==> 07-20: inputs <==
==> flow/design.v (excerpt) <==
module DMAC #(
    parameter AXI_ID_WD   = 2,
    parameter AXI_DATA_WD = 32,
    parameter AXI_ADDR_WD = 32,
    parameter AXI_STRB_WD = 4
)(
    input                      AXI_ACLK,
    input                      AXI_ARESETN,    
    input                      cmd_valid,
    input  [AXI_ADDR_WD-1 : 0] cmd_addr,
    input  [AXI_ID_WD-1   : 0] cmd_id,
    input  [1 : 0]             cmd_burst,
    input  [2 : 0]             cmd_size,
    input  [AXI_ADDR_WD-1 : 0] cmd_len,
    output                     cmd_ready,
    output                     cmd_abort,
    output [AXI_ADDR_WD-1 : 0] AXI_AWADDR,
    output [AXI_ID_WD-1   : 0] AXI_AWID,
    output [1 : 0]             AXI_AWBURST,
    output [2 : 0]             AXI_AWSIZE,
    output [7 : 0]             AXI_AWLEN,
    output                     AXI_AWVALID,
    input                      AXI_AWREADY,
    output [AXI_DATA_WD-1 : 0] AXI_WDATA,
    output [AXI_STRB_WD-1 : 0] AXI_WSTRB,
    output                     AXI_WLAST,
    output                     AXI_WVALID,
    input                      AXI_WREADY,
    input  [AXI_ID_WD-1   : 0] AXI_BID,
    input  [1 : 0]             AXI_BRESP,
    input                      AXI_BVALID,
    output                     AXI_BREADY,
    output [AXI_ADDR_WD-1 : 0] AXI_ARADDR,
    output [AXI_ID_WD-1   : 0] AXI_ARID,
    output [1 : 0]             AXI_ARBURST,
    output [2 : 0]             AXI_ARSIZE,
    output [7 : 0]             AXI_ARLEN,
    output                     AXI_ARVALID,
    input                      AXI_ARREADY,
    input  [AXI_DATA_WD-1 : 0] AXI_RDATA,
    input                      AXI_RLAST,
    input  [AXI_ID_WD-1   : 0] AXI_RID,
    input  [1 : 0]             AXI_RRESP,
    input                      AXI_RVALID,
    output                     AXI_RREADY
);
==> flow/config.mk <==
export PLATFORM = sky130hd
export DESIGN_NAME = DMAC
export DESIGN_NICKNAME = DMAC
export VERILOG_FILES = /design/flow/design.v
export SDC_FILE = /design/flow/constraint.sdc
export NUM_CORES = 4
export LEC_CHECK = 0
export ABC_AREA = 1
export CAP_MARGIN = 0
export CELL_PAD_IN_SITES_GLOBAL_PLACEMENT = 1
export CORE_MARGIN = 2
export CORE_UTILIZATION = 72
export CTS_CLUSTER_DIAMETER = 381
export CTS_CLUSTER_SIZE = 77
export HOLD_SLACK_MARGIN = 0.3
export MAX_ROUTING_LAYER = met5
export MIN_ROUTING_LAYER = met1
export PLACE_DENSITY_LB_ADDON = 0.0
export SETUP_SLACK_MARGIN = 0.48
export SLEW_MARGIN = 20
export TNS_END_PERCENT = 80
==> flow/constraint.sdc <==
create_clock -name core_clock -period 1.64 [get_ports {AXI_ACLK}]
set_input_delay 0.3280 -clock core_clock [delete_from_list [all_inputs] [get_ports {AXI_ACLK}]]
set_output_delay 0.3280 -clock core_clock [all_outputs]
set_load 0.01 [all_outputs]
run.sh (not shown) runs the stock make flow with config.mk's settings and CLKGATE_MAP_FILE=.
==> inputs of 06-12, as changes to 07-20 <==
==> flow/config.mk (replaced) <==
export PLATFORM = sky130hd
export DESIGN_NAME = DMAC
export DESIGN_NICKNAME = DMAC
export VERILOG_FILES = /design/flow/design.v
export SDC_FILE = /design/flow/constraint.sdc
export NUM_CORES = 4
export LEC_CHECK = 0
export CAP_MARGIN = 20
export CORE_MARGIN = 2
export CORE_UTILIZATION = 68
export CTS_CLUSTER_SIZE = 37
export SLEW_MARGIN = 20
==> flow/constraint.sdc (replaced) <==
create_clock -name core_clock -period 2.63 [get_ports {AXI_ACLK}]
set_input_delay 0.5260 -clock core_clock [delete_from_list [all_inputs] [get_ports {AXI_ACLK}]]
set_output_delay 0.5260 -clock core_clock [all_outputs]
set_load 0.01 [all_outputs]
==> comparison <==
- 06-12 aborted during 5_1_grt (DPL-0038). 07-20 failed in 3_1_place_gp_skip_io (FLW-0024).
- Between 07-20 and 06-12, the lower die size is in 06-12 (gap about 5%, measured against 06-12).
- Of 07-20 and 06-12, 07-20 has the higher synthesized cell count (gap about 46%, measured against 06-12).
- Between 06-12 and 07-20, the lower synthesized area is in 06-12 (gap 10%, measured against 07-20).
